$ cat design/flow/config.mk
export PLATFORM = sky130hd
export DESIGN_NAME = fixed_point_alu
export DESIGN_NICKNAME = fixed_point_alu
export VERILOG_FILES = /design/flow/design.v
export SDC_FILE = /design/flow/constraint.sdc
export NUM_CORES = 4
export LEC_CHECK = 0
export CAP_MARGIN = 20
export CORE_MARGIN = 2
export CORE_UTILIZATION = 40
export SETUP_SLACK_MARGIN = 5.0
export SLEW_MARGIN = 20
$ cat design/flow/constraint.sdc
create_clock -name core_clock -period 59.0 [get_ports {clk}]
set_input_delay 11.8000 -clock core_clock [delete_from_list [all_inputs] [get_ports {clk}]]
set_output_delay 11.8000 -clock core_clock [all_outputs]
set_load 0.01 [all_outputs]
$ cat design/flow/design.v
module fixed_point_alu (
    input clk,
    input rst,
    input [1:0] op,           
    input signed [15:0] a,    
    input signed [15:0] b,    
    output reg signed [23:0] out,   
    output reg overflow       
);
    localparam Q8_MAX_POS = 16'sh7FFF;    
    localparam Q8_MAX_NEG = 16'sh8000;    
    localparam Q16_MAX_POS = 24'sh7FFFFF;  
    localparam Q16_MAX_NEG = 24'sh800000;  
    reg signed [31:0] mul_result;   
    reg signed [23:0] add_sub_result;
    always @(posedge clk or posedge rst) begin
        if (rst) begin
            out <= 0;
            overflow <= 0;
        end else begin
            case (op)
                2'b00: begin
                    add_sub_result = a + b;
                    if ((a > 0 && b > 0 && add_sub_result < 0) || 
                        (a < 0 && b < 0 && add_sub_result > 0)) begin
                        overflow <= 1;
                        out <= (a[15] == 1) ? Q16_MAX_NEG : Q16_MAX_POS;
                    end else begin
                        overflow <= 0;
                        out <= { {8{add_sub_result[15]}}, add_sub_result };  
                    end
                end
                2'b01: begin
                    add_sub_result = a - b;
                    if ((a > 0 && b < 0 && add_sub_result < 0) || 
                        (a < 0 && b > 0 && add_sub_result > 0)) begin
                        overflow <= 1;
                        out <= (a[15] == 1) ? Q16_MAX_NEG : Q16_MAX_POS;
                    end else begin
                        overflow <= 0;
                        out <= { {8{add_sub_result[15]}}, add_sub_result };  
                    end
                end
               2'b10: begin
    mul_result = a * b;   
    if ($signed(mul_result[31:8]) > $signed(Q16_MAX_POS)) begin
        overflow <= 1;
        out <= Q16_MAX_POS;
    end else if ($signed(mul_result[31:8]) < $signed(Q16_MAX_NEG)) begin
        overflow <= 1;
        out <= Q16_MAX_NEG;
    end else begin
        overflow <= 0;
        out <= mul_result[31:8];   
    end
end
                2'b11: begin
                    if (b == 0) begin   
                        overflow <= 1;
                        out <= (a[15] == 1) ? Q16_MAX_NEG : Q16_MAX_POS;
                    end else begin
                        out <= (a << 8) / b;
                        overflow <= 0;
                    end
                end
                default: begin
                    out <= 0;
                    overflow <= 0;
                end
            endcase
        end
    end
endmodule
$ cat design/flow/run.sh
#!/bin/bash
# the make line also repeats each setting of config.mk as NAME=value (left out here)
make -C /OpenROAD-flow-scripts/flow DESIGN_CONFIG=/design/flow/config.mk WORK_HOME=/design/flow/orfs CLKGATE_MAP_FILE= finish
==> results of run 1 <==
## through the flow
| step | std cells | hold WS [ns] |
|---|---|---|
| final | 5456 | 11.88 |
| after global routing | 5454 | 11.93 |
| after CTS | 5261 | 11.89 |
| after floorplan | 4066 | 11.83 |
| after detailed placement | 5154 | 12.23 |
| after global placement | 5154 | 12.23 |
## layer usage
layer  vias to the layer above  part of all wire, %
met1                     16000                   42
met4                         6                  4.6
met2                      1458                   45
met3                       357                  8.2
met5                         -                0.033
li1                      15200                    -
## layout make-up
cell class | instances | area, sq um
repair buffers | 563 | 4650
clock buffers | 3 | 75.1
inverters | 395 | 1500
flip-flops and latches | 25 | 626
multi-input cells | 3498 | 31300
clock inverters | 1 | 7.51
diodes | 2 | 5.00
well taps | 969 | 1210
fillers | 7054 | 35200
## what timing repair did
item / 4_1_cts / 5_1_grt
setup buffers: 99 / 185
hold endpoints to repair: 0 / 0
cloned: 4 / 8
pin swaps: 102 / 314
resized: 168 / 463
endpoints found under the setup margin: 24 / 24
==> ci_impl_report.md, run 1 <==
### Metrics collected by this job

| Metric | Value |
|---|---|
| CTS buffer count | `3` |
| Seq share, synth | `just over 2%` |
| Largest delay share family, worst path | `AND-OR/OR-AND gates` |
| Remaining antenna violation count after routing | `0` |
| First-pass GRT wire length | `approximately 180000 um` |
| Mux area share | `approximately 2.2%` |
| M2 GR Usage | `slightly below 50%` |
| Log Warnings | `about 47` |
| Io pins | `between 60 and 70` |
| Number of global-route vias before repair | `roughly 31k` |
| Slew HR | `between 20% and 30%` |
| Crit-path max FO | `19` |
| Top Usage Layer GRT | `met2` |
| Clock transition at path regs | `0.10 ns` |
| Design area | `between 0.03 and 0.04 sq mm` |
| Die width | `279 um` |
| Chip Height | `279 um` |
| Largest area contributor in the netlist | `fa_1` |
| Main logic family after synthesis | `adder cells` |
| DRT Wirelength | `around 120000 um` |
| Outcome | `timing/DRC/antenna clean` |
| Post-layout nets | `5193` |
| Via Count | `33.0k` |
| Crit path from | `b[1]` |
| GRT Resource Usage Total | `a little over 30%` |
| Pre-CTS setup slack | `-1.67 ns` |
| Async S/R FF share, synth | `about 100%` |
| Synth top area share | `around 17%` |
| CTS tree | `done` |
| Cells after Synth | `4031` |
| Mapped cell area | `0.0302 sq mm` |
| Layout area overhead | `30.2%` |
| Min setup slack post-route | `around 3 ns` |
| Synth warnings | `1` |
| Avg Cell Area, Syn | `between 7 and 8 sq um` |
| DR pass1 iterations | `5` |
| Slowest cell delay on critical path | `between 0.5 and 0.6 ns` |
| Grt met3 use | `under 10%` |
| Max-cap violations | `0` |
| Largest net degree at the start of global routing | `34` |
| Top cells, area | `fa_1, ha_1, xnor2_1, nand2_1, inv_1` |
| Final core occ | `between 50% and 60%` |
| Adder-cell share of the synthesized area | `roughly 34%` |
| FP Core Util | `between 40% and 50%` |
| Slowest stage cell, crit path | `or4_4` |
| Initial DRC count | `just over 3k` |
| Number of buffers and inverters on the critical path | `23` |
| Max Clock Freq | `~18 MHz` |
| Post-layout period usage | `94.9%` |
| Yosys chip area | `about 0.030 sq mm` |
| Cell mode on critical path | `ha_4` |
| Number of clock sinks | `25` |
| Post-Route Setup TNS | `0 ns` |
| Aoi share | `~25%` |
| Synth flops | `25` |
| Post-synth top flop | `dfrtp_1` |
| Final hold vios | `0` |
| Top-count cell post-synth | `nand2_1` |
| Number of remaining DRC errors | `0` |
| Post-synth EDFFs | `0` |
| Dpl cell area | `~0.034 sq mm` |
| Netlist cell types | `around 110` |
| Wire per inst | `approximately 23 um` |
| Root Driver | `clkbuf_16` |
| Yosys Instances | `~4k` |
| Unrepaired setup endpoints after global routing | `yes` |
| Worst slew pin tran | `between 1 and 1.5 ns` |
| Req. time, crit path | `59.15 ns` |
| Synth Area in XOR/XNOR | `8.11%` |
| Die Area | `slightly below 0.08 sq mm` |
| Post-DP HPWL | `94200 um` |
| Worst Setup EP | `out[12]` |
| Cts hold-fix bufs | `0` |
| CP arrival | `roughly 56 ns` |
| H-tree levels | `1` |
| Met1 usage | `40.3%` |
| Final setup viols | `0` |
| Max Buffers Root-to-Sink | `2` |
| Synth cell count leaders | `nand2_1, ha_1, inv_1, nor2_1, fa_1` |
| Vias per cell | `between 6 and 7` |
| Total core area | `between 0.07 and 0.08 sq mm` |
| Yosys simple share | `20.8%` |
| Crit path depth | `~210` |
| Rows | `100` |
| Fin. max-slew vios | `0` |
| Critical path type | `in2reg` |
| Grt ovf | `0` |
| Startpoint Class | `input port` |
| Critical Path End Type | `register` |
| PortBufs | `approximately 60` |
| Hold crit path type | `in2async` |
| Initial antenna violation count | `7` |
| Clock period minus worst slack | `56.00 ns` |
| GPL Wtd Cong | `between 1 and 1.5` |
==> run 2: changes to the inputs <==
- CORE_ASPECT_RATIO: unset -> 1.26
- CORE_UTILIZATION: 40 -> 72
- CTS_CLUSTER_DIAMETER: unset -> 323
- CTS_CLUSTER_SIZE: unset -> 21
- MAX_ROUTING_LAYER: unset -> met5
- PLACE_DENSITY: unset -> 0.66
- SETUP_SLACK_MARGIN: 5.0 -> unset
- TNS_END_PERCENT: unset -> 95
- clock period: 59.0 -> 54.5 ns (I/O delays scaled with it)
==> run 2 against run 1 <==
  * The run now fails in global routing (5_1_grt)
  * Die size shrank 44%
  * Synthesized cell count is the same
  * Synthesized area is the same
==> ci_impl_report.md, run 2 <==
### Yosys + OpenROAD results

| Metric | Value |
|---|---|
| Post-synth EDFFs | `0 (unchanged)` |
| Placed Instances | `5232 (+1.5%)` |
| Synth Area in XOR/XNOR | `8.11% (unchanged)` |
| GPL Wtd Cong | `1.16 (+15%)` |
| Main logic family after synthesis | `adder cells` |
| Root Driver | `clkbuf_16` |
| Seq share, synth | `2.07% (unchanged)` |
| Die Area | `0.0436 sq mm (-44%)` |
| Largest area contributor in the netlist | `fa_1` |
| H-tree levels | `1 (unchanged)` |
| Synth cell count leaders | `nand2_1, ha_1, inv_1, nor2_1, fa_1` |
| FP Core Util | `72.6% (+32 points)` |
| Grt ovf | `around 140` |
| Synth top area share | `17.5% (unchanged)` |
| Yosys chip area | `0.0302 sq mm (unchanged)` |
| Avg Cell Area, Syn | `7.49 sq um (unchanged)` |
| Io pins | `61 (unchanged)` |
| GRT Resource Usage Total | `between 70 and 80%` |
| Total core area | `0.0416 sq mm (-44%)` |
| Cells after Synth | `4031 (unchanged)` |
| Die width | `186 um (-33%)` |
| Yosys Instances | `4031 (unchanged)` |
| Last stage | `global routing (5_1_grt)` |
| Synth flops | `25 (unchanged)` |
| PortBufs | `60 (unchanged)` |
| Max Buffers Root-to-Sink | `2 (unchanged)` |
| Chip Height | `234 um (-16%)` |
| CTS buffer count | `3 (unchanged)` |
| Async S/R FF share, synth | `100% (unchanged)` |
| Netlist cell types | `107 (unchanged)` |
| Adder-cell share of the synthesized area | `34.4% (unchanged)` |
| Post-DP HPWL | `102000 um (+8.3%)` |
| Aoi share | `25.4% (unchanged)` |
| Mux area share | `2.24% (unchanged)` |
| Top-count cell post-synth | `nand2_1` |
| Rows | `84 (-16%)` |
| Synth warnings | `1 (unchanged)` |
| Number of clock sinks | `25 (unchanged)` |
| Mapped cell area | `0.0302 sq mm (unchanged)` |
| Outcome | `aborted with a tool error` |
| Stop Error | `[ERROR GRT-0116] Global routing finished with congestion. Check the congestion regions in the DRC Viewer.` |
| Top cells, area | `fa_1, ha_1, xnor2_1, nand2_1, inv_1` |
| Post-synth top flop | `dfrtp_1` |
| Yosys simple share | `20.8% (unchanged)` |
-- run 2: timing repair --
| item | 4_1_cts |
|---|---|
| endpoints found under the setup margin | 24 |
| hold endpoints to repair | 0 |
| setup buffers | 73 |
| hold buffers | 0 |
| gates resized | 205 |
| pin swaps | 87 |
| cloned | 0 |
-- run 2: metrics by stage --
stage	utilization [%]	worst slack [ns]	area, sq um
floorplan	-	0.00261	30900
global placement	88.5	-1.95	36800
detailed placement	88.5	-4.02	36800
CTS	92.2	-0.157	38400
-- run 2: metal layers --
| metal | GRT usage [%] | GRT overflow |
|---|---|---|
| met4 | 79.6 | 46 |
| met5 | 14.0 | 1 |
| met3 | 50.2 | 4 |
| met1 | 69.9 | 1 |
| met2 | 96.7 | 87 |
==> run 3: changes to the inputs <==
- CORE_ASPECT_RATIO: 1.26 -> unset
- CORE_UTILIZATION: 72 -> 68
- CTS_CLUSTER_DIAMETER: 323 -> 333
- CTS_CLUSTER_SIZE: 21 -> 35
- MAX_ROUTING_LAYER: met5 -> met4
- PLACE_DENSITY: 0.66 -> unset
- SETUP_SLACK_MARGIN: unset -> 2.15
- TNS_END_PERCENT: 95 -> 5
- clock period: 54.5 -> 56.0 ns (I/O delays scaled with it)
==> run 3 against run 2 <==
  * The layout now fails its checks (setup timing)
  * Synthesized cell count stayed put
  * Synthesized area stayed put
  * Die size rose by 5.7%
==> ci_impl_report.md, run 3 <==
### Metrics collected by this job

| Metric | Value |
|---|---|
| Largest net degree at the start of global routing | `33` |
| Adder-cell share of the synthesized area | `34.4% (unchanged)` |
| Chip Height | `215 um (-8.2%)` |
| Final setup viols | `24` |
| DR pass1 iterations | `13` |
| Fin. max-slew vios | `0` |
| Rows | `77 (-8.3%)` |
| Vias per cell | `roughly 7.3` |
| Total core area | `0.0440 sq mm (+5.8%)` |
| Async S/R FF share, synth | `100% (unchanged)` |
| Critical path type | `in2reg` |
| Number of clock sinks | `25 (unchanged)` |
| Top Usage Layer GRT | `met2` |
| First-pass GRT wire length | `192000 um` |
| Worst Setup EP | `out[12]` |
| Io pins | `61 (unchanged)` |
| Outcome | `finished with violations` |
| Design area | `around 0.037 sq mm` |
| FP Core Util | `68.6% (-4.0 points)` |
| Post-synth EDFFs | `0 (unchanged)` |
| Clock transition at path regs | `around 0.080 ns` |
| DRT Wirelength | `approximately 130000 um` |
| Via Count | `36.5k` |
| Max Buffers Root-to-Sink | `2 (unchanged)` |
| CP arrival | `a little under 60 ns` |
| GPL Wtd Cong | `1.17 (+0.75%)` |
| Mapped cell area | `0.0302 sq mm (unchanged)` |
| Layout Check Fails | `setup timing` |
| Layout area overhead | `21.9%` |
| Dpl cell area | `0.0338 sq mm (-8.2%)` |
| Slowest stage cell, crit path | `clkdlybuf4s50_1` |
| Number of global-route vias before repair | `approximately 35k` |
| Die width | `215 um (+15%)` |
| Cells after Synth | `4031 (unchanged)` |
| Synth Area in XOR/XNOR | `8.11% (unchanged)` |
| Pre-CTS setup slack | `-2.80 ns (+1.22 ns)` |
| PortBufs | `60 (unchanged)` |
| Aoi share | `25.4% (unchanged)` |
| Initial antenna violation count | `5` |
| Root Driver | `clkbuf_16` |
| M2 GR Usage | `between 70% and 80%` |
| Min setup slack post-route | `-1.68 ns` |
| Req. time, crit path | `about 56 ns` |
| Cts hold-fix bufs | `0 (unchanged)` |
| Mux area share | `2.24% (unchanged)` |
| Top cells, area | `fa_1, ha_1, xnor2_1, nand2_1, inv_1` |
| Netlist cell types | `107 (unchanged)` |
| Die Area | `0.0461 sq mm (+5.7%)` |
| Slowest cell delay on critical path | `0.62 ns` |
| Post-synth top flop | `dfrtp_1` |
| Worst slew pin tran | `around 1.4 ns` |
| Post-DP HPWL | `93500 um (-8.4%)` |
| Crit-path max FO | `17` |
| Slew HR | `between 3 and 4%` |
| Hold crit path type | `in2async` |
| Yosys Instances | `4031 (unchanged)` |
| Max-cap violations | `0` |
| Synth flops | `25 (unchanged)` |
| Avg Cell Area, Syn | `7.49 sq um (unchanged)` |
| Max Clock Freq | `roughly 17 MHz` |
| Yosys simple share | `20.8% (unchanged)` |
| Log Warnings | `between 40 and 50` |
| Grt ovf | `0` |
| Remaining antenna violation count after routing | `0` |
| Post-Route Setup TNS | `-36.40 ns` |
| Synth cell count leaders | `nand2_1, ha_1, inv_1, nor2_1, fa_1` |
| Post-layout nets | `5130` |
| Number of remaining DRC errors | `0` |
| Number of buffers and inverters on the critical path | `30` |
| Yosys chip area | `0.0302 sq mm (unchanged)` |
| Grt met3 use | `around 18%` |
| Wire per inst | `around 26 um` |
| Unrepaired setup endpoints after global routing | `yes` |
| Top-count cell post-synth | `nand2_1` |
| Hold WS | `between 10 and 15 ns` |
| Largest area contributor in the netlist | `fa_1` |
| CTS buffer count | `3 (unchanged)` |
| Largest delay share family, worst path | `AND-OR/OR-AND gates` |
| Seq share, synth | `2.07% (unchanged)` |
| Met1 usage | `about two thirds` |
| Critical Path End Type | `register` |
| Crit path from | `a[0]` |
| Initial DRC count | `between 5k and 6k` |
| Crit path depth | `roughly 230` |
| Main logic family after synthesis | `adder cells` |
| Post-layout period usage | `103%` |
| Startpoint Class | `input port` |
| H-tree levels | `1 (unchanged)` |
| CTS tree | `done` |
| Clock period minus worst slack | `slightly below 60 ns` |
| Synth top area share | `17.5% (unchanged)` |
| GRT Resource Usage Total | `between 50% and 60%` |
| Final hold vios | `0` |
| Synth warnings | `1 (unchanged)` |
-- run 3: layout make-up --
type | count | area (sq um)
flip-flops and latches | 25 | 626
clock buffers | 3 | 75.1
clock inverters | 1 | 7.51
inverters | 395 | 1490
diodes | 12 | 30.0
fillers | 2797 | 7220
multi-input cells | 3495 | 29800
well taps | 592 | 741
repair buffers | 503 | 4090
-- run 3: repair_timing --
action	CTS	global route
buffers inserted	121	45
resized	206	142
pin swaps	102	101
cloned	5	1
endpoints found under the setup margin	24	24
-- run 3: stage by stage --
step                instances  utilization, %
detailed placement       4837            76.8
finish                   5026            83.6
global placement         4837            76.8
floorplan                4066               -
global route             5020            83.6
CTS                      4967            81.3
-- run 3: routing by layer --
| layer | up-vias | share of wire, % |
|---|---|---|
| met4 | 0 | 9.1 |
| met1 | 16800 | 34 |
| met5 | - | 0 |
| met2 | 3330 | 40 |
| li1 | 15100 | - |
| met3 | 1232 | 17 |
==> run 4: changes to the inputs <==
- ABC_AREA: unset -> 1
- CORE_UTILIZATION: 68 -> 62
- CTS_CLUSTER_DIAMETER: 333 -> 332
- CTS_CLUSTER_SIZE: 35 -> 96
- MAX_ROUTING_LAYER: met4 -> unset
- PLACE_DENSITY: unset -> 0.38
- SETUP_SLACK_MARGIN: 2.15 -> unset
- clock period: 56.0 -> 26.2 ns (I/O delays scaled with it)
==> run 4 against run 3 <==
  * Still fails the layout checks on setup timing
  * Sequential cell count is the same
  * Utilization grew 5.5 points
  * Count of clock-buffer cells in the layout is the same
  * Sequential share of layout area shrank 0.19 points
  * Worst hold slack lost 6.1 ns
  * Cell area grew 13%
  * Synthesized area shrank 2.6%
  * First-iteration DRC count shrank 25%
==> ci_impl_report.md, run 4 <==
### Metrics collected by this job

| Metric | Value |
|---|---|
| Outcome | `finished with violations` |
| Layout Check Fails | `setup timing` |
| Cell mode on critical path | `nand2_1` |
| Crit-path max FO | `7 (-10)` |
| Slowest stage cell, crit path | `clkdlybuf4s50_1` |
| Slew HR | `20.9% (+18 points)` |
| Number of buffers and inverters on the critical path | `68 (+130%)` |
| Aoi share | `13.4% (-12 points)` |
| Post-synth top flop | `dfrtp_1` |
| Post-Route Setup TNS | `-663.10 ns (-626.70 ns)` |
| PortBufs | `60 (unchanged)` |
| Filler cell count in the final layout | `2454 (-12%)` |
| Mux area share | `0.170% (-2.1 points)` |
| Clock period minus worst slack | `between 50 and 60 ns` |
| Yosys simple share | `28.1% (+7.3 points)` |
| Final setup viols | `24 (unchanged)` |
| DRT Wirelength | `123000 um (-5.5%)` |
| Synth Area in XOR/XNOR | `6.73% (-1.4 points)` |
| Avg Cell Area, Syn | `6.67 sq um (-11%)` |
| Hold crit path type | `in2async` |
| Layout area overhead | `41.3%` |
| Max Buffers Root-to-Sink | `2 (unchanged)` |
| Initial DRC count | `4410 (-25%)` |
| FP Core Util | `63.0% (-5.6 points)` |
| Async S/R FF share, synth | `100% (unchanged)` |
| Critical Path End Type | `register` |
| Number of clock sinks | `25 (unchanged)` |
| GRT Resource Usage Total | `45.1% (-8.8 points)` |
| Top cells, area | `fa_1, ha_1, nand2_1, inv_1, xor2_1` |
| Post-synth EDFFs | `0 (unchanged)` |
| CP arrival | `54.39 ns (-3.45 ns)` |
| Io pins | `61 (unchanged)` |
| Netlist cell types | `84 (-21%)` |
| Synth top area share | `18.0% (+0.47 points)` |
| Post-layout nets | `6358 (+24%)` |
| Number of remaining DRC errors | `0 (unchanged)` |
| Rows | `79 (+2.6%)` |
| Largest area contributor in the netlist | `fa_1` |
| Root Driver | `clkbuf_16` |
| Mapped cell area | `0.0294 sq mm (-2.6%)` |
| Pre-CTS setup slack | `-26.78 ns (-23.98 ns)` |
| Top-count cell post-synth | `nand2_1` |
| Hold WS | `5.37 ns (-6.08 ns)` |
| Log Warnings | `50 (+2.0%)` |
| Cells after Synth | `4407 (+9.3%)` |
| Final core occ | `89.1% (+5.5 points)` |
| Max-cap violations | `0 (unchanged)` |
| Clock transition at path regs | `0.09 ns (about the same)` |
| Chip Height | `222 um (+3.3%)` |
| Worst slew pin tran | `1.19 ns (-0.256 ns)` |
| Synth warnings | `1 (unchanged)` |
| Crit path from | `b[4]` |
| DR pass1 iterations | `19 (+6)` |
| Wire per inst | `19.6 um (-24%)` |
| Vias per cell | `5.88 (-19%)` |
| GPL Wtd Cong | `1.05 (-10%)` |
| CTS buffer count | `3 (unchanged)` |
| Startpoint Class | `input port` |
| Yosys chip area | `0.0294 sq mm (-2.6%)` |
| Die Area | `0.0492 sq mm (+6.7%)` |
| CTS tree | `done` |
| Cts hold-fix bufs | `0 (unchanged)` |
| Initial antenna violation count | `5 (unchanged)` |
| Max Clock Freq | `18.4 MHz` |
| Via Count | `36.8k (+1.0%)` |
| Fin. max-slew vios | `0 (unchanged)` |
| Req. time, crit path | `26.30 ns (-29.85 ns)` |
| Yosys Instances | `4407 (+9.3%)` |
| Largest net degree at the start of global routing | `28 (-15%)` |
| Largest delay share family, worst path | `AND-OR/OR-AND gates` |
| Synth flops | `25 (unchanged)` |
| Grt ovf | `0 (unchanged)` |
| Total core area | `0.0467 sq mm (+6.0%)` |
| Synth cell count leaders | `nand2_1, inv_1, ha_1, fa_1, a21oi_1` |
| Seq share, synth | `2.13% (+0.056 points)` |
| First-pass GRT wire length | `178000 um (-7.0%)` |
| Main logic family after synthesis | `adder cells` |
| Number of global-route vias before repair | `35.6k (+1.3%)` |
| Post-DP HPWL | `84800 um (-9.3%)` |
| Critical path type | `in2reg` |
| Adder-cell share of the synthesized area | `35.3% (+0.93 points)` |
| Slowest cell delay on critical path | `0.40 ns (-0.22 ns)` |
| Die width | `222 um (+3.3%)` |
| Unrepaired setup endpoints after global routing | `yes` |
| Min setup slack post-route | `-28.09 ns (-26.41 ns)` |
| Worst Setup EP | `out[16]` |
| Remaining antenna violation count after routing | `0 (unchanged)` |
| Crit path depth | `405 (+79%)` |
| Final hold vios | `0 (unchanged)` |
| Post-layout period usage | `207% (+100 points)` |
| H-tree levels | `1 (unchanged)` |
## run 4: per-stage QoR
step / instances / cell area (sq um)
3_3_place_gp: 6055 / 38600
3_5_place_dp: 6055 / 38600
2_1_floorplan: 4442 / 30100
5_1_grt: 6257 / 41500
6_report: 6262 / 41600
4_1_cts: 6209 / 40300
## run 4: layout make-up
cell class / count / area (sq um) / area share (%)
Clock buffer: 3 / 75.1 / 0.181
Antenna cell: 5 / 12.5 / 0.0301
Clock inverter: 1 / 7.51 / 0.0181
Sequential cell: 25 / 626 / 1.51
Inverter: 867 / 3300 / 7.95
Timing Repair Buffer: 1332 / 10200 / 24.6
Tap cell: 607 / 759 / 1.83
Multi-Input combinational cell: 3422 / 26600 / 63.9
## run 4: repair_timing
item / 4_1_cts / 5_1_grt
gates resized: 128 / 203
setup buffers: 148 / 48
endpoints found under the setup margin: 24 / 24
pin swaps: 128 / 185
gates cloned: 2 / 0
## run 4: routing by layer
| metal | up-vias | share of wire (%) | GRT usage (%) | wire, um |
|---|---|---|---|---|
| met4 | 4 | 8.5 | 23.9 | 10400 |
| met3 | 935 | 13 | 9.65 | 15400 |
| met5 | - | 0.025 | 0 | 31 |
| met1 | 16800 | 35 | 55.4 | 43400 |
| met2 | 2694 | 44 | 74.4 | 53400 |
| li1 | 16400 | - | - | - |
==> run 5: changes to the inputs <==
- ABC_AREA: 1 -> unset
- CORE_UTILIZATION: 62 -> 40
- CTS_CLUSTER_DIAMETER: 332 -> unset
- CTS_CLUSTER_SIZE: 96 -> unset
- PLACE_DENSITY: 0.38 -> unset
- TNS_END_PERCENT: 5 -> unset
- clock period: 26.2 -> 75.0 ns (I/O delays scaled with it)
==> run 5 against run 4 <==
  * The run now finishes clean
  * Global-route usage shrank 16 points
  * Worst hold slack gained 9.7 ns
  * Largest cell class unchanged
  * Synthesized cell count shrank 8.5%
==> ci_impl_report.md, run 5 <==
### Metrics collected by this job

| Metric | Value |
|---|---|
| Cells after Synth | `4031 (-8.5%)` |
| Synth flops | `25 (unchanged)` |
| Aoi share | `25.4% (+12 points)` |
| Slowest cell delay on critical path | `0.68 ns (+0.28 ns)` |
| FP Core Util | `40.5% (-23 points)` |
| Max Clock Freq | `14.0 MHz` |
| Startpoint Class | `input port` |
| Synth top area share | `17.5% (-0.47 points)` |
| Max Buffers Root-to-Sink | `2 (unchanged)` |
| Yosys chip area | `0.0302 sq mm (+2.7%)` |
| Synth Area in XOR/XNOR | `8.11% (+1.4 points)` |
| Seq share, synth | `2.07% (-0.056 points)` |
| Initial DRC count | `3006 (-32%)` |
| Via Count | `30.5k (-17%)` |
| Number of clock sinks | `25 (unchanged)` |
| First-pass GRT wire length | `175000 um (-2.0%)` |
| Largest net degree at the start of global routing | `42 (+50%)` |
| Min setup slack post-route | `3.55 ns (+31.65 ns)` |
| Log Warnings | `45 (-10%)` |
| Largest delay share family, worst path | `AND-OR/OR-AND gates` |
| Mux area share | `2.24% (+2.1 points)` |
| Rows | `100 (+27%)` |
| Yosys simple share | `20.8% (-7.3 points)` |
| Hold crit path type | `in2async` |
| Max-cap violations | `0 (unchanged)` |
| Top cells, area | `fa_1, ha_1, xnor2_1, nand2_1, inv_1` |
| Final hold vios | `0 (unchanged)` |
| Hold WS | `15.12 ns (+9.75 ns)` |
| Pre-CTS setup slack | `2.03 ns (+28.81 ns)` |
| Synth cell count leaders | `nand2_1, ha_1, inv_1, nor2_1, fa_1` |
| Number of buffers and inverters on the critical path | `15 (-78%)` |
| PortBufs | `60 (unchanged)` |
| Slew HR | `26.8% (+5.9 points)` |
| GRT Resource Usage Total | `28.7% (-16 points)` |
| Die width | `279 um (+26%)` |
| Total core area | `0.0746 sq mm (+60%)` |
| Yosys Instances | `4031 (-8.5%)` |
| Io pins | `61 (unchanged)` |
| Grt ovf | `0 (unchanged)` |
| Synth warnings | `1 (unchanged)` |
| Cts hold-fix bufs | `0 (unchanged)` |
| Post-DP HPWL | `88600 um (+4.5%)` |
| Req. time, crit path | `75.10 ns (+48.80 ns)` |
| Placed Instances | `5015 (-17%)` |
| Post-layout nets | `4758 (-25%)` |
| Avg Cell Area, Syn | `7.49 sq um (+12%)` |
| Number of global-route vias before repair | `29.5k (-17%)` |
| Main logic family after synthesis | `adder cells` |
| Number of remaining DRC errors | `0 (unchanged)` |
| H-tree levels | `1 (unchanged)` |
| Post-Route Setup TNS | `0 ns (+663.10 ns)` |
| Crit path from | `b[1]` |
| Crit-path max FO | `28 (+21)` |
| Mapped cell area | `0.0302 sq mm (+2.7%)` |
| Crit path depth | `208 (-49%)` |
| DRT Wirelength | `114000 um (-7.4%)` |
| Initial antenna violation count | `5 (unchanged)` |
| Wire per inst | `22.6 um (+15%)` |
| Clock transition at path regs | `0.10 ns (about the same)` |
| Worst Setup EP | `out[3]` |
| Remaining antenna violation count after routing | `0 (unchanged)` |
| Critical Path End Type | `register` |
| Clock period minus worst slack | `71.45 ns` |
| CTS tree | `done` |
| Die Area | `0.0777 sq mm (+58%)` |
| Fin. max-slew vios | `0 (unchanged)` |
| # Post-CTS Setup Buffers | `0 (-100%)` |
| Post-synth EDFFs | `0 (unchanged)` |
| Vias per cell | `6.08 (+3.3%)` |
| Adder-cell share of the synthesized area | `34.4% (-0.93 points)` |
| Critical path type | `in2reg` |
| DR pass1 iterations | `6 (-13)` |
| Cell mode on critical path | `ha_1` |
| GPL Wtd Cong | `0.992 (-5.8%)` |
| Unrepaired setup endpoints after global routing | `no` |
| Fin cells | `5020 (-20%)` |
| Largest area contributor in the netlist | `fa_1` |
| Final setup viols | `0 (-100%)` |
| Post-layout period usage | `95.3% (-110 points)` |
| Top-count cell post-synth | `nand2_1` |
| Slowest stage cell, crit path | `a31o_2` |
| Post-CTS Resized | `0 (-100%)` |
| Worst slew pin tran | `1.09 ns (-0.0941 ns)` |
| Async S/R FF share, synth | `100% (unchanged)` |
| Chip Height | `279 um (+26%)` |
| Post-synth top flop | `dfrtp_1` |
| CP arrival | `71.55 ns (+17.16 ns)` |
| Layout area overhead | `7.25%` |
| CTS buffer count | `3 (unchanged)` |
| Outcome | `timing/DRC/antenna clean` |
| Netlist cell types | `107 (+27%)` |
| Root Driver | `clkbuf_16` |
[run 5: cell type report]
class / instances / area (sq um)
Tap cell: 969 / 1210
Inverter: 395 / 1490
Clock inverter: 1 / 7.51
Clock buffer: 3 / 75.1
Fill cell: 7639 / 42200
Multi-Input combinational cell: 3491 / 27800
Sequential cell: 25 / 626
Antenna cell: 1 / 2.50
Timing Repair Buffer: 135 / 1150
[run 5: metal layers]
layer  track usage, %  vias up  wire length, um
met3             4.60      242             9720
met4             10.2        4             4560
met2             47.4     1329            51600
met5                0        -               29
met1             37.9    14600            47600
li1                 -    14300                -
[run 5: metrics by stage]
step	instance area, sq um	util [%]
after floorplan	30300	-
after global placement	32200	43.2
after detailed placement	32200	43.2
after CTS	32300	43.3
after global routing	32400	43.4
final	32400	43.4
==> run 6: changes to the inputs <==
- CORE_UTILIZATION: 40 -> 58
- SETUP_SLACK_MARGIN: unset -> -1.31
- clock period: 75.0 -> 47.9 ns (I/O delays scaled with it)
==> run 6 against run 5 <==
  * Now fails the layout checks on setup timing
  * Sequential share of layout area decreased by 0.53 points
  * Sequential cell count unchanged
  * Setup slack got worse by 10 ns
  * Cell area increased by 37%
  * Synthesized cell count unchanged
  * Critical endpoint is now out[20]
  * Highest routed layer unchanged
==> ci_impl_report.md, run 6 <==
### Metrics collected by this job

| Metric | Value |
|---|---|
| Outcome | `finished with violations` |
| Layout Check Fails | `setup timing` |
| Chip Height | `232 um (-17%)` |
| GPL Wtd Cong | `1.06 (+6.8%)` |
| Clock transition at path regs | `0.08 ns (-0.02 ns)` |
| Final core occ | `86.6% (+43 points)` |
| Cell mode on critical path | `ha_1` |
| Number of global-route vias before repair | `39.9k (+35%)` |
| First-pass GRT wire length | `215000 um (+23%)` |
| Total core area | `0.0514 sq mm (-31%)` |
| Crit-path max FO | `11 (-61%)` |
| Largest area contributor in the netlist | `fa_1` |
| Via Count | `39.5k (+29%)` |
| Slowest cell delay on critical path | `0.63 ns (-0.05 ns)` |
| Yosys Instances | `4031 (unchanged)` |
| Top cells, area | `fa_1, ha_1, xnor2_1, nand2_1, inv_1` |
| Number of clock sinks | `25 (unchanged)` |
| Largest delay share family, worst path | `AND-OR/OR-AND gates` |
| Slowest stage cell, crit path | `or4_4` |
| Synth cell count leaders | `nand2_1, ha_1, inv_1, nor2_1, fa_1` |
| Log Warnings | `50 (+11%)` |
| Max Buffers Root-to-Sink | `2 (unchanged)` |
| Post-synth top flop | `dfrtp_1` |
| CTS buffer count | `3 (unchanged)` |
| Final setup viols | `24 (+24)` |
| Critical path type | `in2reg` |
| Root Driver | `clkbuf_16` |
| FP Core Util | `58.8% (+18 points)` |
| GRT Resource Usage Total | `50.6% (+22 points)` |
| Synth warnings | `1 (unchanged)` |
| Req. time, crit path | `48.07 ns (-27.03 ns)` |
| Hold crit path type | `in2async` |
| Design area | `0.0445 sq mm (+37%)` |
| Fin. max-slew vios | `0 (unchanged)` |
| Aoi share | `25.4% (unchanged)` |
| Die Area | `0.0539 sq mm (-31%)` |
| Post-synth EDFFs | `0 (unchanged)` |
| CP arrival | `54.49 ns (-17.06 ns)` |
| Io pins | `61 (unchanged)` |
| DR pass1 iterations | `9 (+3)` |
| Max Clock Freq | `approximately 18 MHz` |
| Worst Setup EP | `out[20]` |
| Synth Area in XOR/XNOR | `8.11% (unchanged)` |
| Post-DP HPWL | `109000 um (+23%)` |
| Main logic family after synthesis | `adder cells` |
| Slew HR | `17.1% (-9.7 points)` |
| Crit path depth | `214 (+2.9%)` |
| H-tree levels | `1 (unchanged)` |
| Wire per inst | `24.0 um (+5.9%)` |
| PortBufs | `60 (unchanged)` |
| Rows | `83 (-17%)` |
| CTS tree | `done` |
| Final hold vios | `0 (unchanged)` |
| Fin cells | `6020 (+20%)` |
| Max-cap violations | `0 (unchanged)` |
| Post-layout nets | `6046 (+27%)` |
| Top-count cell post-synth | `nand2_1` |
| Worst slew pin tran | `1.23 ns (+0.140 ns)` |
| Critical Path End Type | `register` |
| Crit path from | `a[6]` |
| Min setup slack post-route | `-6.42 ns (-9.97 ns)` |
| Yosys simple share | `20.8% (unchanged)` |
| Post-Route Setup TNS | `-150.12 ns (-150.12 ns)` |
| Synth flops | `25 (unchanged)` |
| Initial antenna violation count | `5 (unchanged)` |
| Layout area overhead | `47.4%` |
| Netlist cell types | `107 (unchanged)` |
| Adder-cell share of the synthesized area | `34.4% (unchanged)` |
| Number of buffers and inverters on the critical path | `21 (+6)` |
| Mapped cell area | `0.0302 sq mm (unchanged)` |
| Remaining antenna violation count after routing | `0 (unchanged)` |
| Number of remaining DRC errors | `0 (unchanged)` |
| Synth top area share | `17.5% (unchanged)` |
| Clock period minus worst slack | `around 54 ns` |
| Vias per cell | `6.55 (+7.8%)` |
| Mux area share | `2.24% (unchanged)` |
| Startpoint Class | `input port` |
| Async S/R FF share, synth | `100% (unchanged)` |
| DRT Wirelength | `144000 um (+27%)` |
| Yosys chip area | `0.0302 sq mm (unchanged)` |
| Dpl cell area | `0.0418 sq mm (+30%)` |
| Cells after Synth | `4031 (unchanged)` |
| Avg Cell Area, Syn | `7.49 sq um (unchanged)` |
| Seq share, synth | `2.07% (unchanged)` |
| Grt ovf | `0 (unchanged)` |
| Die width | `232 um (-17%)` |
| Initial DRC count | `4662 (+55%)` |
| Placed Instances | `5877 (+17%)` |
| Post-layout period usage | `113% (+18 points)` |
| Unrepaired setup endpoints after global routing | `yes` |
| Largest net degree at the start of global routing | `34 (-19%)` |
-- run 6: timing repair --
action,CTS,global route
buffers inserted,102,37
endpoints found under the hold margin,0,0
pin swaps,171,116
gates cloned,5,0
endpoints found under the setup margin,24,24
gates resized,206,121
hold buffers,0,0
-- run 6: metrics by stage --
step                      worst slack (ns)  hold slack (ns)
after floorplan                      -3.20             9.61
after global placement               -5.33             9.98
after detailed placement             -6.79             9.99
after CTS                            -4.11             9.70
after global routing                 -7.87             9.73
final                                -6.42             9.69
-- run 6: routing by layer --
layer,up-vias,track usage [%],wire (um)
li1,16800,-,-
met3,1131,16.1,20900
met2,3112,78.5,60300
met5,-,1.19,269
met1,18400,60.1,49700
met4,8,32.8,13100
-- run 6: area by class of cell --
type                       count  area (sq um)
multi-input combinational   3495         30500
timing repair buffer        1418         11000
fill                        2792          6890
inverter                     395          1500
tap                          680           851
sequential                    25           626
clock buffer                   3          75.1
clock inverter                 1          7.51
timing repair inverter         1          5.00
antenna                        2          5.00
==> run 7: changes to the inputs <==
- ABC_AREA: unset -> 1
- CORE_ASPECT_RATIO: unset -> 1.26
- CORE_UTILIZATION: 58 -> 72
- CTS_CLUSTER_DIAMETER: unset -> 214
- CTS_CLUSTER_SIZE: unset -> 74
- MAX_ROUTING_LAYER: unset -> met5
- PLACE_DENSITY: unset -> 0.57
- SETUP_SLACK_MARGIN: -1.31 -> -1.19
- TNS_END_PERCENT: unset -> 95
- clock period: 47.9 -> 19.3 ns (I/O delays scaled with it)
==> run 7 against run 6 <==
  * The flow now stops in clock tree synthesis (4_1_cts)
  * Synthesized area is 2.6% lower
  * Synthesized cell count is 9.3% higher
  * Die size is 21% lower
==> ci_impl_report.md, run 7 <==
### Yosys + OpenROAD results

| Metric | Value |
|---|---|
| Outcome | `aborted with a tool error` |
| Last stage | `clock tree synthesis (4_1_cts)` |
| Stop Error | `[ERROR DPL-0033] detailed placement checks failed during check placement.` |
| Post-DP HPWL | `111000 um (+2.2%)` |
| Post-synth EDFFs | `0 (unchanged)` |
| Dpl cell area | `0.0391 sq mm (-6.5%)` |
| Top cells, area | `fa_1, ha_1, nand2_1, inv_1, xor2_1` |
| Mux area share | `0.170% (-2.1 points)` |
| Mapped cell area | `0.0294 sq mm (-2.6%)` |
| Synth flops | `25 (unchanged)` |
| Synth cell count leaders | `nand2_1, inv_1, ha_1, fa_1, a21oi_1` |
| Avg Cell Area, Syn | `6.67 sq um (-11%)` |
| Largest area contributor in the netlist | `fa_1` |
| Cells after Synth | `4407 (+9.3%)` |
| Async S/R FF share, synth | `100% (unchanged)` |
| Synth Area in XOR/XNOR | `6.73% (-1.4 points)` |
| Die width | `184 um (-21%)` |
| Synth warnings | `1 (unchanged)` |
| Yosys Instances | `4407 (+9.3%)` |
| Aoi share | `13.4% (-12 points)` |
| Yosys simple share | `28.1% (+7.3 points)` |
| Yosys chip area | `0.0294 sq mm (-2.6%)` |
| Netlist cell types | `84 (-21%)` |
| FP Core Util | `72.6% (+14 points)` |
| Chip Height | `231 um (-0.58%)` |
| Adder-cell share of the synthesized area | `35.3% (+0.93 points)` |
| Synth top area share | `18.0% (+0.47 points)` |
| Die Area | `0.0425 sq mm (-21%)` |
| Seq share, synth | `2.13% (+0.056 points)` |
| Top-count cell post-synth | `nand2_1` |
| PortBufs | `60 (unchanged)` |
| GPL Wtd Cong | `1.09 (+3.1%)` |
| Post-synth top flop | `dfrtp_1` |
| Rows | `83 (unchanged)` |
| Io pins | `61 (unchanged)` |
| Main logic family after synthesis | `adder cells` |
| Total core area | `0.0405 sq mm (-21%)` |
run 7: metrics by stage:
| step | utilization (%) | setup WS (ns) | instances | setup TNS [ns] |
|---|---|---|---|---|
| after global placement | 96.5 | -30.21 | 5981 | -715.21 |
| after detailed placement | 96.5 | -36.42 | 5981 | -862.98 |
| after floorplan | - | -29.07 | 4442 | -682.47 |
==> run 8: changes to the inputs <==
- CORE_ASPECT_RATIO: 1.26 -> unset
- CORE_UTILIZATION: 72 -> 65
- CTS_CLUSTER_DIAMETER: 214 -> 326
- CTS_CLUSTER_SIZE: 74 -> unset
- MAX_ROUTING_LAYER: met5 -> unset
- PLACE_DENSITY: 0.57 -> unset
- SETUP_SLACK_MARGIN: -1.19 -> unset
- TNS_END_PERCENT: 95 -> unset
- clock period: 19.3 -> 53.2 ns (I/O delays scaled with it)
==> run 8 against run 7 <==
  * The run fails in global routing (5_1_grt)
  * Die size up 11%
  * Synthesized area unchanged
  * Synthesized cell count unchanged
==> ci_impl_report.md, run 8 <==
### Yosys + OpenROAD results

| Metric | Value |
|---|---|
| Synth warnings | `1 (unchanged)` |
| Total core area | `0.0444 sq mm (+9.7%)` |
| Aoi share | `13.4% (unchanged)` |
| Synth flops | `25 (unchanged)` |
| Top-count cell post-synth | `nand2_1` |
| Chip Height | `217 um (-6.1%)` |
| Cells after Synth | `4407 (unchanged)` |
| Io pins | `61 (unchanged)` |
| Async S/R FF share, synth | `100% (unchanged)` |
| Placed Instances | `6017 (+0.60%)` |
| Yosys chip area | `0.0294 sq mm (unchanged)` |
| CTS buffer count | `3` |
| Mux area share | `0.170% (unchanged)` |
| FP Core Util | `66.2% (-6.4 points)` |
| Post-synth EDFFs | `0 (unchanged)` |
| Last stage | `global routing (5_1_grt)` |
| Post-synth top flop | `dfrtp_1` |
| Main logic family after synthesis | `adder cells` |
| Synth top area share | `18.0% (unchanged)` |
| Root Driver | `clkbuf_16` |
| Seq share, synth | `2.13% (unchanged)` |
| Rows | `77 (-7.2%)` |
| Adder-cell share of the synthesized area | `35.3% (unchanged)` |
| Outcome | `aborted with a tool error` |
| GPL Wtd Cong | `1.04 (-4.6%)` |
| Dpl cell area | `0.0388 sq mm (-0.70%)` |
| H-tree levels | `1` |
| Synth Area in XOR/XNOR | `6.73% (unchanged)` |
| Top cells, area | `fa_1, ha_1, nand2_1, inv_1, xor2_1` |
| Avg Cell Area, Syn | `6.67 sq um (unchanged)` |
| Netlist cell types | `84 (unchanged)` |
| Max Buffers Root-to-Sink | `2` |
| Mapped cell area | `0.0294 sq mm (unchanged)` |
| Die width | `217 um (+18%)` |
| GRT Resource Usage Total | `approximately 76%` |
| Synth cell count leaders | `nand2_1, inv_1, ha_1, fa_1, a21oi_1` |
| Number of clock sinks | `25` |
| Grt ovf | `4` |
| Yosys simple share | `28.1% (unchanged)` |
| Die Area | `0.0470 sq mm (+11%)` |
| Largest area contributor in the netlist | `fa_1` |
| Post-DP HPWL | `89400 um (-19%)` |
| Yosys Instances | `4407 (unchanged)` |
| PortBufs | `60 (unchanged)` |
| Stop Error | `[ERROR GRT-0116] Global routing finished with congestion. Check the congestion regions in the DRC Viewer.` |
-- run 8: metal layers --
metal | GRT overflow | track usage [%]
met5 | 0 | 27.4
met2 | 2 | 95.2
met4 | 2 | 75.0
met3 | 0 | 59.9
met1 | 0 | 74.4
-- run 8: timing repair --
action | CTS
gates cloned | 4
pin swaps | 174
resized | 179
setup buffers | 245
endpoints found under the setup margin | 24
hold buffers | 0
-- run 8: metrics by stage --
stage,setup slack (ns),TNS (ns)
after floorplan,-1.95,-31.56
after global placement,-2.79,-57.21
after detailed placement,-5.08,-111.64
after CTS,-2.79,-56.85
==> run 9: changes to the inputs <==
- ABC_AREA: 1 -> unset
- CAP_MARGIN: 20 -> 15
- CELL_PAD_IN_SITES_GLOBAL_PLACEMENT: unset -> 1
- CORE_MARGIN: 2 -> 8
- CORE_UTILIZATION: 65 -> 66
- CTS_CLUSTER_DIAMETER: 326 -> unset
- PLACE_DENSITY_LB_ADDON: unset -> 0.21
- TNS_END_PERCENT: unset -> 100
- clock period: 53.2 -> 72.1 ns (I/O delays scaled with it)
==> run 9 against run 8 <==
  * The run fails in global placement without I/O (3_1_place_gp_skip_io)
  * Die size increased by 13%
  * Synthesized area increased by 2.7%
  * Synthesized cell count decreased by 8.5%
==> ci_impl_report.md, run 9 <==
### Yosys + OpenROAD results

| Metric | Value |
|---|---|
| Rows | `78 (+1.3%)` |
| Yosys simple share | `20.8% (-7.3 points)` |
| Synth Area in XOR/XNOR | `8.11% (+1.4 points)` |
| Main logic family after synthesis | `adder cells` |
| Stop Error | `[ERROR FLW-0024] Place density exceeds 1.0 (current PLACE_DENSITY_LB_ADDON =  0.21). Please check if the value of  PLACE_DENSITY_LB_ADDON is between 0 and 0.99.` |
| Die Area | `0.0529 sq mm (+13%)` |
| Top-count cell post-synth | `nand2_1` |
| Synth cell count leaders | `nand2_1, ha_1, inv_1, nor2_1, fa_1` |
| Synth top area share | `17.5% (-0.47 points)` |
| Adder-cell share of the synthesized area | `34.4% (-0.93 points)` |
| Chip Height | `230 um (+6.1%)` |
| Synth warnings | `1 (unchanged)` |
| Yosys Instances | `4031 (-8.5%)` |
| Netlist cell types | `107 (+27%)` |
| Avg Cell Area, Syn | `7.49 sq um (+12%)` |
| Post-synth top flop | `dfrtp_1` |
| Largest area contributor in the netlist | `fa_1` |
| Last stage | `global placement without I/O (3_1_place_gp_skip_io)` |
| FP Core Util | `66.7% (+0.49 points)` |
| Cells after Synth | `4031 (-8.5%)` |
| Mapped cell area | `0.0302 sq mm (+2.7%)` |
| Async S/R FF share, synth | `100% (unchanged)` |
| Top cells, area | `fa_1, ha_1, xnor2_1, nand2_1, inv_1` |
| Post-synth EDFFs | `0 (unchanged)` |
| Outcome | `aborted with a tool error` |
| Seq share, synth | `2.07% (-0.056 points)` |
| Mux area share | `2.24% (+2.1 points)` |
| Yosys chip area | `0.0302 sq mm (+2.7%)` |
| Die width | `230 um (+6.1%)` |
| Synth flops | `25 (unchanged)` |
| Total core area | `0.0453 sq mm (+2.0%)` |
| Aoi share | `25.4% (+12 points)` |
==> run 10: changes to the inputs <==
- ABC_AREA: unset -> 1
- CAP_MARGIN: 15 -> 20
- CELL_PAD_IN_SITES_GLOBAL_PLACEMENT: 1 -> unset
- CORE_MARGIN: 8 -> 2
- CORE_UTILIZATION: 66 -> 64
- CTS_CLUSTER_DIAMETER: unset -> 381
- CTS_CLUSTER_SIZE: unset -> 98
- PLACE_DENSITY: unset -> 0.35
- PLACE_DENSITY_LB_ADDON: 0.21 -> unset
- TNS_END_PERCENT: 100 -> 15
- clock period: 72.1 -> 40.8 ns (I/O delays scaled with it)
==> run 10 against run 9 <==
  * Die size is 9.8% lower
  * Synthesized cell count is 9.3% higher
  * Synthesized area is 2.6% lower
  * The run fails in global routing (5_1_grt)
==> ci_impl_report.md, run 10 <==
### Yosys + OpenROAD results

| Metric | Value |
|---|---|
| Outcome | `aborted with a tool error` |
| Last stage | `global routing (5_1_grt)` |
| Stop Error | `[ERROR GRT-0232] Routing congestion too high. Check the congestion heatmap in the GUI.` |
| Async S/R FF share, synth | `100% (unchanged)` |
| Synth Area in XOR/XNOR | `6.73% (-1.4 points)` |
| Die Area | `0.0477 sq mm (-9.8%)` |
| CTS buffer count | `3` |
| Aoi share | `13.4% (-12 points)` |
| Seq share, synth | `2.13% (+0.056 points)` |
| Post-synth EDFFs | `0 (unchanged)` |
| Main logic family after synthesis | `adder cells` |
| Max Buffers Root-to-Sink | `2` |
| Chip Height | `218 um (-5.0%)` |
| Top cells, area | `fa_1, ha_1, nand2_1, inv_1, xor2_1` |
| Netlist cell types | `84 (-21%)` |
| Yosys chip area | `0.0294 sq mm (-2.6%)` |
| Yosys simple share | `28.1% (+7.3 points)` |
| Post-DP HPWL | `87600 um` |
| FP Core Util | `64.8% (-1.9 points)` |
| Cells after Synth | `4407 (+9.3%)` |
| Number of clock sinks | `25` |
| Pre-CTS setup slack | `-15.23 ns` |
| Synth top area share | `18.0% (+0.47 points)` |
| Die width | `218 um (-5.0%)` |
| Io pins | `61` |
| Grt ovf | `roughly 1.3k` |
| Largest area contributor in the netlist | `fa_1` |
| Synth cell count leaders | `nand2_1, inv_1, ha_1, fa_1, a21oi_1` |
| H-tree levels | `1` |
| Top-count cell post-synth | `nand2_1` |
| Cts hold-fix bufs | `0` |
| PortBufs | `about 60` |
| Post-synth top flop | `dfrtp_1` |
| Total core area | `0.0454 sq mm (+0.22%)` |
| GPL Wtd Cong | `around 1.0` |
| Yosys Instances | `4407 (+9.3%)` |
| Synth warnings | `1 (unchanged)` |
| Mux area share | `0.170% (-2.1 points)` |
| Adder-cell share of the synthesized area | `35.3% (+0.93 points)` |
| GRT Resource Usage Total | `between 90 and 100%` |
| Mapped cell area | `0.0294 sq mm (-2.6%)` |
| Rows | `78 (unchanged)` |
| Avg Cell Area, Syn | `6.67 sq um (-11%)` |
| Root Driver | `clkbuf_16` |
| Synth flops | `25 (unchanged)` |
## run 10: routing by layer
metal,GRT overflow,track usage (%)
met1,31,86.7
met2,842,107
met3,37,80.4
met4,331,98.4
met5,11,63.0
## run 10: what timing repair did
action                     in CTS
buffers inserted              183
resized                       134
cloned                          0
setup endpoints to repair      24
pin swaps                     156
## run 10: through the flow
| step | area, sq um | TNS [ns] | std cells | hold slack (ns) |
|---|---|---|---|---|
| floorplan | 30300 | -276.20 | 4442 | 8.19 |
| global placement | 38800 | -304.62 | 6062 | 8.57 |
| detailed placement | 38800 | -354.63 | 6062 | 8.58 |
| CTS | 40900 | -304.81 | 6249 | 8.26 |
==> run 11: changes to the inputs <==
- ABC_AREA: 1 -> unset
- CAP_MARGIN: 20 -> 25
- CORE_UTILIZATION: 64 -> 40
- CTS_CLUSTER_DIAMETER: 381 -> unset
- CTS_CLUSTER_SIZE: 98 -> unset
- GPL_ROUTABILITY_DRIVEN: unset -> 0
- HOLD_SLACK_MARGIN: unset -> 0.05
- MAX_ROUTING_LAYER: unset -> met5
- PLACE_DENSITY: 0.35 -> unset
- TNS_END_PERCENT: 15 -> unset
- clock period: 40.8 -> 60.0 ns (I/O delays scaled with it)
==> run 11 against run 10 <==
  * Die size rose by 63%
  * Synthesized cell count fell by 8.5%
  * The run now finishes clean
  * Synthesized area rose by 2.7%
==> ci_impl_report.md, run 11 <==
### Metrics collected by this job

| Metric | Value |
|---|---|
| DR pass1 iterations | `8` |
| Chip Height | `279 um (+28%)` |
| PortBufs | `60 (unchanged)` |
| Worst slew pin tran | `approximately 1.2 ns` |
| Outcome | `timing/DRC/antenna clean` |
| Final core occ | `~47%` |
| Netlist cell types | `107 (+27%)` |
| CTS tree | `done` |
| Register area | `roughly 630 sq um` |
| Dpl cell area | `0.0337 sq mm (-13%)` |
| FP Core Util | `40.5% (-24 points)` |
| H-tree levels | `1 (unchanged)` |
| Design area | `approximately 0.035 sq mm` |
| CTS buffer count | `3 (unchanged)` |
| Log Warnings | `between 40 and 50` |
| Clock period minus worst slack | `58.06 ns` |
| Vias per cell | `between 5 and 6` |
| Aoi share | `25.4% (+12 points)` |
| Startpoint Class | `input port` |
| Final setup viols | `0` |
| Critical path type | `in2reg` |
| Largest net degree at the start of global routing | `32` |
| Final hold vios | `0` |
| Filler cell count in the final layout | `approximately 7.5k` |
| Req. time, crit path | `60.24 ns` |
| Yosys simple share | `20.8% (-7.3 points)` |
| Crit-path max FO | `13` |
| Post-layout nets | `approximately 5k` |
| Synth flops | `25 (unchanged)` |
| Hold WS | `between 10 and 15 ns` |
| Max Clock Freq | `about 17 MHz` |
| Yosys chip area | `0.0302 sq mm (+2.7%)` |
| Post-synth EDFFs | `0 (unchanged)` |
| First-pass GRT wire length | `about 180000 um` |
| Critical Path End Type | `register` |
| Slowest cell delay on critical path | `0.60 ns` |
| Root Driver | `clkbuf_16` |
| Crit path depth | `about 220` |
| Grt ovf | `0` |
| Synth Area in XOR/XNOR | `8.11% (+1.4 points)` |
| Adder-cell share of the synthesized area | `34.4% (-0.93 points)` |
| Combinational Area | `between 0.02 and 0.03 sq mm` |
| Initial antenna violation count | `4` |
| Cells after Synth | `4031 (-8.5%)` |
| Largest delay share family, worst path | `AND-OR/OR-AND gates` |
| Synth cell count leaders | `nand2_1, ha_1, inv_1, nor2_1, fa_1` |
| Die Area | `0.0777 sq mm (+63%)` |
| Synth top area share | `17.5% (-0.47 points)` |
| CP arrival | `between 50 and 60 ns` |
| Fin. max-slew vios | `0` |
| Avg Cell Area, Syn | `7.49 sq um (+12%)` |
| Max-cap violations | `0` |
| Mapped cell area | `0.0302 sq mm (+2.7%)` |
| Number of remaining DRC errors | `0` |
| Top-count cell post-synth | `nand2_1` |
| Largest area contributor in the netlist | `fa_1` |
| DRT Wirelength | `around 120000 um` |
| Hold crit path type | `in2async` |
| Async S/R FF share, synth | `100% (unchanged)` |
| Slowest stage cell, crit path | `or4_4` |
| Slew HR | `about 20%` |
| Main logic family after synthesis | `adder cells` |
| Rows | `100 (+28%)` |
| Post-synth top flop | `dfrtp_1` |
| Number of buffers and inverters on the critical path | `25` |
| Die width | `279 um (+28%)` |
| Cell mode on critical path | `buf_4` |
| Worst Setup EP | `out[23]` |
| Layout area overhead | `17.1%` |
| Mux area share | `2.24% (+2.1 points)` |
| Crit path from | `a[10]` |
| Synth warnings | `1 (unchanged)` |
| Yosys Instances | `4031 (-8.5%)` |
| Post-DP HPWL | `92300 um (+5.4%)` |
| Post-layout period usage | `approximately 97%` |
| Number of global-route vias before repair | `around 30k` |
| Remaining antenna violation count after routing | `0` |
| Max Buffers Root-to-Sink | `2 (unchanged)` |
| Clock transition at path regs | `0.09 ns` |
| Top cells, area | `fa_1, ha_1, xnor2_1, nand2_1, inv_1` |
| Seq share, synth | `2.07% (-0.056 points)` |
| Initial DRC count | `2673` |
| GRT Resource Usage Total | `around 29%` |
| Io pins | `61 (unchanged)` |
| Via Count | `~32k` |
| Wire per inst | `22.0 um` |
| Total core area | `0.0746 sq mm (+64%)` |
| Cts hold-fix bufs | `0 (unchanged)` |
| Post-Route Setup TNS | `0 ns` |
| Number of clock sinks | `25 (unchanged)` |
-- run 11: metal layers --
| layer | share of wire, % | vias to the layer above | global-route usage (%) | wire, um |
|---|---|---|---|---|
| met4 | 4.3 | 4 | 10.3 | 5020 |
| li1 | - | 14800 | - | - |
| met5 | 0.022 | - | 0 | 26 |
| met1 | 42 | 15200 | 37.6 | 48500 |
| met2 | 46 | 1272 | 48.1 | 53400 |
| met3 | 7.7 | 289 | 4.73 | 8970 |
-- run 11: layout make-up --
class	count	area share (%)
clock buffer	3	0.212
multi-input combinational	3493	81.8
inverter	395	4.23
tap	969	3.43
sequential	25	1.77
antenna	1	0.00708
clock inverter	1	0.0212
timing repair buffer	376	8.56
-- run 11: repair_timing --
action                                  in CTS  in global routing
gates cloned                                 0                  2
pin swaps                                    2                 70
buffers inserted                             0                 47
resized                                     33                222
endpoints found under the setup margin      24                 24
-- run 11: through the flow --
| step | instances | worst slack (ns) |
|---|---|---|
| 2_1_floorplan | 4066 | 0.0288 |
| 3_3_place_gp | 5207 | -1.50 |
| 3_5_place_dp | 5208 | -2.35 |
| 4_1_cts | 5212 | 0.0720 |
| 5_1_grt | 5262 | -0.356 |
| 6_report | 5263 | 1.94 |
==> run 12: changes to the inputs <==
- ABC_AREA: unset -> 1
- CAP_MARGIN: 25 -> 0
- CORE_UTILIZATION: 40 -> 62
- CTS_CLUSTER_DIAMETER: unset -> 381
- CTS_CLUSTER_SIZE: unset -> 98
- GPL_ROUTABILITY_DRIVEN: 0 -> unset
- HOLD_SLACK_MARGIN: 0.05 -> unset
- MAX_ROUTING_LAYER: met5 -> unset
- PLACE_DENSITY: unset -> 0.38
- SETUP_SLACK_MARGIN: unset -> 3.94
- TNS_END_PERCENT: unset -> 15
- clock period: 60.0 -> 36.9 ns (I/O delays scaled with it)
==> run 12 against run 11 <==
  * The flow now stops in global routing (5_1_grt)
  * Die size fell by 37%
  * Synthesized area fell by 2.6%
  * Synthesized cell count rose by 9.3%
==> ci_impl_report.md, run 12 <==
### Yosys + OpenROAD results

| Metric | Value |
|---|---|
| CTS buffer count | `3 (unchanged)` |
| Dpl cell area | `0.0389 sq mm (+15%)` |
| Mapped cell area | `0.0294 sq mm (-2.6%)` |
| Main logic family after synthesis | `adder cells` |
| Post-synth EDFFs | `0 (unchanged)` |
| Synth Area in XOR/XNOR | `6.73% (-1.4 points)` |
| Cells after Synth | `4407 (+9.3%)` |
| Avg Cell Area, Syn | `6.67 sq um (-11%)` |
| Die Area | `0.0492 sq mm (-37%)` |
| Pre-CTS setup slack | `-18.24 ns (-15.90 ns)` |
| Yosys chip area | `0.0294 sq mm (-2.6%)` |
| Seq share, synth | `2.13% (+0.056 points)` |
| Async S/R FF share, synth | `100% (unchanged)` |
| Mux area share | `0.170% (-2.1 points)` |
| FP Core Util | `63.0% (+23 points)` |
| Synth warnings | `1 (unchanged)` |
| Max Buffers Root-to-Sink | `2 (unchanged)` |
| Netlist cell types | `84 (-21%)` |
| Placed Instances | `6077 (+17%)` |
| Root Driver | `clkbuf_16` |
| Outcome | `aborted with a tool error` |
| Grt ovf | `1267` |
| Rows | `79 (-21%)` |
| Largest area contributor in the netlist | `fa_1` |
| Synth top area share | `18.0% (+0.47 points)` |
| Adder-cell share of the synthesized area | `35.3% (+0.93 points)` |
| GPL Wtd Cong | `approximately 1.1` |
| PortBufs | `60 (unchanged)` |
| Stop Error | `[ERROR GRT-0232] Routing congestion too high. Check the congestion heatmap in the GUI.` |
| Total core area | `0.0467 sq mm (-37%)` |
| Io pins | `61 (unchanged)` |
| Post-synth top flop | `dfrtp_1` |
| Chip Height | `222 um (-20%)` |
| Aoi share | `13.4% (-12 points)` |
| Last stage | `global routing (5_1_grt)` |
| Yosys simple share | `28.1% (+7.3 points)` |
| H-tree levels | `1 (unchanged)` |
| Die width | `222 um (-20%)` |
| Top cells, area | `fa_1, ha_1, nand2_1, inv_1, xor2_1` |
| Cts hold-fix bufs | `0 (unchanged)` |
| Yosys Instances | `4407 (+9.3%)` |
| Synth cell count leaders | `nand2_1, inv_1, ha_1, fa_1, a21oi_1` |
| Top-count cell post-synth | `nand2_1` |
| GRT Resource Usage Total | `88.9%` |
| Synth flops | `25 (unchanged)` |
| Number of clock sinks | `25 (unchanged)` |
| Post-DP HPWL | `85800 um (-7.1%)` |
==> run 12: layer usage <==
layer | GRT overflow | global-route usage [%]
met1 | 40 | 85.8
met4 | 360 | 94.3
met3 | 33 | 74.3
met5 | 3 | 56.6
met2 | 831 | 105
==> run 12: timing repair <==
action	4_1_cts
endpoints found under the hold margin	0
setup buffers	246
setup endpoints to repair	24
pin swaps	177
cloned	2
resized	136
